==> job 5185 <==
Design Cordic, start of the top module:
module Cordic #(parameter MODE = 0, STAGES = 8, WIDTH = 16, PHASE_WIDTH = 19)(
input wire                        in_clk,
input wire                        in_rst,
input wire                        in_enable,
input wire    [WIDTH-1:0]         in_x,
input wire    [WIDTH-1:0]         in_y,
input wire    [PHASE_WIDTH-1:0]   in_phase,
output wire                       out_valid,
output wire   [PHASE_WIDTH-1:0]   out_phase,
output wire   [WIDTH-1:0]         out_x,
output wire   [WIDTH-1:0]         out_y
);
localparam	ROTATIONAL = 0, 
			VECTORING  = 1;
wire signed   [WIDTH:0]         xn [STAGES:0];
wire signed   [WIDTH:0]         yn [STAGES:0];
wire signed   [PHASE_WIDTH-1:0]   zn [STAGES:0];
reg signed  [WIDTH:0]         xn_reg [STAGES:0];
reg signed  [WIDTH:0]         yn_reg [STAGES:0];
reg signed  [PHASE_WIDTH-1:0]   zn_reg [STAGES:0];
reg start;
generate
	if(MODE == ROTATIONAL) begin
reg [WIDTH-1:0] temp_x, temp_y;
reg [PHASE_WIDTH-1:0] temp_z;
always @ (posedge in_clk or negedge in_rst) 
begin
 if(!in_rst) begin
	temp_x <= 'b0;
  ...
make LEC_CHECK=0 ABC_AREA=1 CAP_MARGIN=10 CELL_PAD_IN_SITES_DETAIL_PLACEMENT=0 CORE_MARGIN=2 CORE_UTILIZATION=72 CTS_CLUSTER_SIZE=90 HOLD_SLACK_MARGIN=0.27 MAX_ROUTING_LAYER=met4 MIN_ROUTING_LAYER=met1 PLACE_DENSITY_LB_ADDON=0.09 SETUP_SLACK_MARGIN=-0.38 SLEW_MARGIN=20 finish   # period 5.47 ns
run.sh (not shown) runs the stock make flow with config.mk's settings and CLKGATE_MAP_FILE=.
==> inputs of job 6368, as changes to job 5185 <==
==> flow/config.mk (replaced) <==
export PLATFORM = sky130hd
export DESIGN_NAME = Cordic
export DESIGN_NICKNAME = Cordic
export VERILOG_FILES = /design/flow/design.v
export SDC_FILE = /design/flow/constraint.sdc
export NUM_CORES = 4
export LEC_CHECK = 0
export CAP_MARGIN = 0
export CELL_PAD_IN_SITES_DETAIL_PLACEMENT = 1
export CELL_PAD_IN_SITES_GLOBAL_PLACEMENT = 2
export CORE_ASPECT_RATIO = 1.1
export CORE_MARGIN = 2
export CORE_UTILIZATION = 64
export CTS_CLUSTER_DIAMETER = 203
export GPL_TIMING_DRIVEN = 0
export HOLD_SLACK_MARGIN = 0.12
export MAX_ROUTING_LAYER = met5
export MIN_ROUTING_LAYER = met2
export PLACE_DENSITY_LB_ADDON = 0.09
export SETUP_SLACK_MARGIN = 1.43
export SLEW_MARGIN = 40
export TNS_END_PERCENT = 25
==> flow/constraint.sdc (replaced) <==
create_clock -name core_clock -period 6.66 [get_ports {in_clk}]
set_input_delay 1.3320 -clock core_clock [delete_from_list [all_inputs] [get_ports {in_clk}]]
set_output_delay 1.3320 -clock core_clock [all_outputs]
set_load 0.01 [all_outputs]
==> summary of the runs <==
Job 5185 finished but failed the layout checks on setup timing. Job 6368 did not get past 3_1_place_gp_skip_io. Of job 5185 and job 6368, job 5185 has the higher synthesized area (gap 2.9%, measured against job 6368). Between job 6368 and job 5185, the lower die area is in job 5185 (gap 9.2%, measured against job 5185). Of job 5185 and job 6368, job 5185 has the higher synthesized cell count (gap 26%, measured against job 6368).
==> figures <==
quantity                                                                         job 6368                  job 5185
Core area                                                                      78,800 um2                71,700 um2
Num rows                                                                              108                        98
Yosys stat chip area                                                           50,900 um2                52,400 um2
Adder and majority cell fraction of the synthesized area                            22.5%                     21.9%
Tally of unique sky130hd cells used after synthesis                                    82                        55
Yosys stat cell total                                                               5,567                     7,006
Seq share, synth                                                                    26.4%                     25.6%
Yosys simple share                                                                  12.4%                     20.3%
Multiplexer share                                                                   7.75%                        0%
Post-synthesis cell type with the largest instance count            sky130_fd_sc_hd__ha_1  sky130_fd_sc_hd__nand2_1
Cell count after synthesis                                                          5,567                     7,006
Post-synthesis compound-gate area fraction                                          16.1%                     15.4%
Mean post-synth cell area                                                        9.14 um2                  7.47 um2
Status                                                             stopped before the end           failed layout checks
Failing step                                                         3_1_place_gp_skip_io                         -
Violated checks                                                                         -              setup timing
Floorplan utilization                                                               64.6%                     73.0%
Die span in y                                                                      300 um                    274 um
Width of the chip                                                                  273 um                    274 um
Top area contributor share                                                          26.4%                     25.6%
Area of the mapped netlist                                                     50,900 um2                52,400 um2
Die outline area                                                               81,800 um2                74,900 um2
Post-Synthesis Net Count                                                            6,418                     7,857
Share of the synthesized netlist area taken by xor and xnor gates                   8.95%                     8.01%

---

==> juniper <==
==> flow/design.v <==
module Cordic #(parameter MODE = 0, STAGES = 8, WIDTH = 16, PHASE_WIDTH = 19)(
input wire                        in_clk,
input wire                        in_rst,
input wire                        in_enable,
input wire    [WIDTH-1:0]         in_x,
input wire    [WIDTH-1:0]         in_y,
input wire    [PHASE_WIDTH-1:0]   in_phase,
output wire                       out_valid,
output wire   [PHASE_WIDTH-1:0]   out_phase,
output wire   [WIDTH-1:0]         out_x,
output wire   [WIDTH-1:0]         out_y
);
localparam	ROTATIONAL = 0, 
			VECTORING  = 1;
wire signed   [WIDTH:0]         xn [STAGES:0];
wire signed   [WIDTH:0]         yn [STAGES:0];
wire signed   [PHASE_WIDTH-1:0]   zn [STAGES:0];
reg signed  [WIDTH:0]         xn_reg [STAGES:0];
reg signed  [WIDTH:0]         yn_reg [STAGES:0];
reg signed  [PHASE_WIDTH-1:0]   zn_reg [STAGES:0];
reg start;
generate
	if(MODE == ROTATIONAL) begin
reg [WIDTH-1:0] temp_x, temp_y;
reg [PHASE_WIDTH-1:0] temp_z;
always @ (posedge in_clk or negedge in_rst) 
begin
 if(!in_rst) begin
	temp_x <= 'b0;
	temp_y <= 'b0;
	temp_z <= 'b0; 
 end else if (start) begin
	temp_x <= in_x;
	temp_y <= in_y;
	temp_z <= in_phase;
	end
end
wire [PHASE_WIDTH-1:0] half_pi = 19'h19220;
wire [PHASE_WIDTH-1:0] z_limit = 19'h1b333;
reg [WIDTH-1:0] adjusted_x, adjusted_y;
reg [PHASE_WIDTH-1:0] adjusted_z;
always @ (*) 
begin
	if(temp_z[PHASE_WIDTH-1] == 1'b0 && temp_z > z_limit) begin
		adjusted_x = ~temp_y + 'b1;
		adjusted_y = temp_x;
		adjusted_z = temp_z - half_pi;
	end 
	else if(temp_z[PHASE_WIDTH-1] == 1'b1 && (~temp_z+19'b1) > z_limit) begin
		adjusted_x = temp_y;
		adjusted_y = ~temp_x + 'b1;
		adjusted_z = temp_z + half_pi;
	end 
	else begin
		adjusted_x = temp_x;
		adjusted_y = temp_y;
		adjusted_z = temp_z;
	end
end
assign xn[0] = {adjusted_x[WIDTH-1], adjusted_x};
assign yn[0] = {adjusted_y[WIDTH-1], adjusted_y};
assign zn[0] = adjusted_z;
end else if(MODE == VECTORING) begin
assign xn[0] = {in_x[WIDTH-1], in_x};
assign yn[0] = {in_y[WIDTH-1], in_y};
assign zn[0] = 'b0;
end
endgenerate
generate 
genvar i;
	if(MODE == ROTATIONAL) begin
for(i=0; i<STAGES; i=i+1) begin
  assign xn[i+1] = (zn_reg[i][PHASE_WIDTH-1] == 1'b0) ? xn_reg[i]-(yn_reg[i]>>>i)   : xn_reg[i]+(yn_reg[i]>>>i);
  assign yn[i+1] = (zn_reg[i][PHASE_WIDTH-1] == 1'b0) ? yn_reg[i]+(xn_reg[i]>>>i)   : yn_reg[i]-(xn_reg[i]>>>i);
  assign zn[i+1] = (zn_reg[i][PHASE_WIDTH-1] == 1'b0) ? zn_reg[i]-arctangent(i) : zn_reg[i]+arctangent(i);
end
end else if(MODE == VECTORING) begin
for(i=0; i<STAGES; i=i+1) begin
  assign xn[i+1] = (yn_reg[i][WIDTH] == 1'b1) ? xn_reg[i]-(yn_reg[i]>>>i)   : xn_reg[i]+(yn_reg[i]>>>i);
  assign yn[i+1] = (yn_reg[i][WIDTH] == 1'b1) ? yn_reg[i]+(xn_reg[i]>>>i)   : yn_reg[i]-(xn_reg[i]>>>i);
  assign zn[i+1] = (yn_reg[i][WIDTH] == 1'b1) ? zn_reg[i]-arctangent(i) : zn_reg[i]+arctangent(i);
end
end
endgenerate
always @ (posedge in_clk or negedge in_rst)
	if(!in_rst)
		start <= 1'b0;
	else
		start <= in_enable;
reg [STAGES+2:0] valid_reg;	
for(i=0; i<=STAGES; i=i+1) begin
  always @ (posedge in_clk or negedge in_rst)
    if(!in_rst)begin
      xn_reg[i] <= 'b0;
      yn_reg[i] <= 'b0;
      zn_reg[i] <= 'b0;    
    end
    else if(valid_reg[i+1]) begin
      xn_reg[i] <= xn[i];
      yn_reg[i] <= yn[i];
      zn_reg[i] <= zn[i];
    end
end
wire signed [15:0] k = 18'h009B7;
wire signed [31:0] scaled_x = xn_reg[STAGES] * k;
wire signed [31:0] scaled_y = yn_reg[STAGES] * k;
assign out_x = scaled_x[27:12];
assign out_y = scaled_y[27:12];
assign out_phase = zn_reg[STAGES];
always@(posedge in_clk or negedge in_rst)
begin
  if(!in_rst)
    valid_reg <= 'b0;
  else
    valid_reg <= {valid_reg[STAGES+1:0], in_enable};
end
assign out_valid = valid_reg[STAGES+2];
function [18:0] arctangent;
  input [3:0] i;
  begin
    case (i)
    0 : arctangent = 19'b000_1100100100001111;  
    1 : arctangent = 19'b000_0111011010110001;  
    2 : arctangent = 19'b000_0011111010110110;  
    3 : arctangent = 19'b000_0001111111010101;  
    4 : arctangent = 19'b000_0000111111111010;  
    5 : arctangent = 19'b000_0000011111111111;  
    6 : arctangent = 19'b000_0000001111111111;  
    7 : arctangent = 19'b000_0000000111111111;  
    8 : arctangent = 19'b000_0000000011111111;  
    9 : arctangent = 19'b000_0000000001111111;  
    10: arctangent = 19'b000_0000000000111111;  
    11: arctangent = 19'b000_0000000000011111;  
    12: arctangent = 19'b000_0000000000001111;  
    13: arctangent = 19'b000_0000000000000111;  
    14: arctangent = 19'b000_0000000000000011;  
    15: arctangent = 19'b000_0000000000000001;  
    default: arctangent = 19'b000_0000000000000000;  
    endcase
  end
endfunction
endmodule
==> flow/run.sh <==
#!/bin/bash
# the make line also repeats each setting of config.mk as NAME=value (left out here)
make -C /OpenROAD-flow-scripts/flow DESIGN_CONFIG=/design/flow/config.mk WORK_HOME=/design/flow/orfs CLKGATE_MAP_FILE= finish
==> flow/config.mk <==
export PLATFORM = sky130hd
export DESIGN_NAME = Cordic
export DESIGN_NICKNAME = Cordic
export VERILOG_FILES = /design/flow/design.v
export SDC_FILE = /design/flow/constraint.sdc
export NUM_CORES = 4
export LEC_CHECK = 0
export CAP_MARGIN = 0
export CELL_PAD_IN_SITES_DETAIL_PLACEMENT = 1
export CELL_PAD_IN_SITES_GLOBAL_PLACEMENT = 2
export CORE_ASPECT_RATIO = 1.1
export CORE_MARGIN = 2
export CORE_UTILIZATION = 64
export CTS_CLUSTER_DIAMETER = 203
export GPL_TIMING_DRIVEN = 1
export MAX_ROUTING_LAYER = met4
export MIN_ROUTING_LAYER = met2
export PLACE_DENSITY_LB_ADDON = 0.09
export SETUP_SLACK_MARGIN = 1.43
export SLEW_MARGIN = 40
export TNS_END_PERCENT = 25
==> flow/constraint.sdc <==
create_clock -name core_clock -period 6.36 [get_ports {in_clk}]
set_input_delay 1.2720 -clock core_clock [delete_from_list [all_inputs] [get_ports {in_clk}]]
set_output_delay 1.2720 -clock core_clock [all_outputs]
set_load 0.01 [all_outputs]
==> pepper: changes against juniper <==
- ABC_AREA: default -> 1
- CAP_MARGIN: 0 -> 10
- CELL_PAD_IN_SITES_DETAIL_PLACEMENT: 1 -> 0
- CELL_PAD_IN_SITES_GLOBAL_PLACEMENT: 2 -> default
- CORE_ASPECT_RATIO: 1.1 -> default
- CORE_UTILIZATION: 64 -> 72
- CTS_CLUSTER_DIAMETER: 203 -> default
- CTS_CLUSTER_SIZE: default -> 90
- GPL_TIMING_DRIVEN: 1 -> default
- MIN_ROUTING_LAYER: met2 -> met1
- PLACE_DENSITY: default -> 0.35
- PLACE_DENSITY_LB_ADDON: 0.09 -> default
- SETUP_SLACK_MARGIN: 1.43 -> -0.28
- SLEW_MARGIN: 40 -> 20
- TNS_END_PERCENT: 25 -> default
==> flow/constraint.sdc (replaced) <==
create_clock -name core_clock -period 5.47 [get_ports {in_clk}]
set_input_delay 1.0940 -clock core_clock [delete_from_list [all_inputs] [get_ports {in_clk}]]
set_output_delay 1.0940 -clock core_clock [all_outputs]
set_load 0.01 [all_outputs]
==> comparison table <==
quantity	pepper	juniper
Result of the run	failed layout checks	stopped before the end
Failing step	-	global placement without I/O (3_1_place_gp_skip_io)
Reasons for failing layout checks	negative setup slack	-
Post-Synth Adder-Cell Area	0.2189	0.2252
Row cnt	98	108
Count of instantiated cells in the yosys netlist	7006	5567
Share of Yosys cell area claimed by the top area cell type	0.2562	0.2636
Width of the die	273.7 um	272.8 um
Post-synthesis share of cell area spent on xor and xnor gates	0.08013	0.08951
Number of unique standard cell types used by synthesis	55	82
Multiplexer share	0	0.07754
Synthesized netlist net count	7857	6418
Initial cell density of the core	0.7299	0.6458
Most frequently used cell type in the post-synthesis netlist	nand2_1	ha_1
Chip area estimate from yosys synthesis	52350 sq um	50880 sq um
Fraction of the mapped netlist area in simple logic gates	0.2028	0.1239
Avg Inst Size Synth	7.473 sq um	9.139 sq um
Area of the die	74890 sq um	81770 sq um
Floorplan core area	71730 sq um	78780 sq um
Register share after synthesis	0.2562	0.2636
AO/OA Area Share	0.1542	0.1615
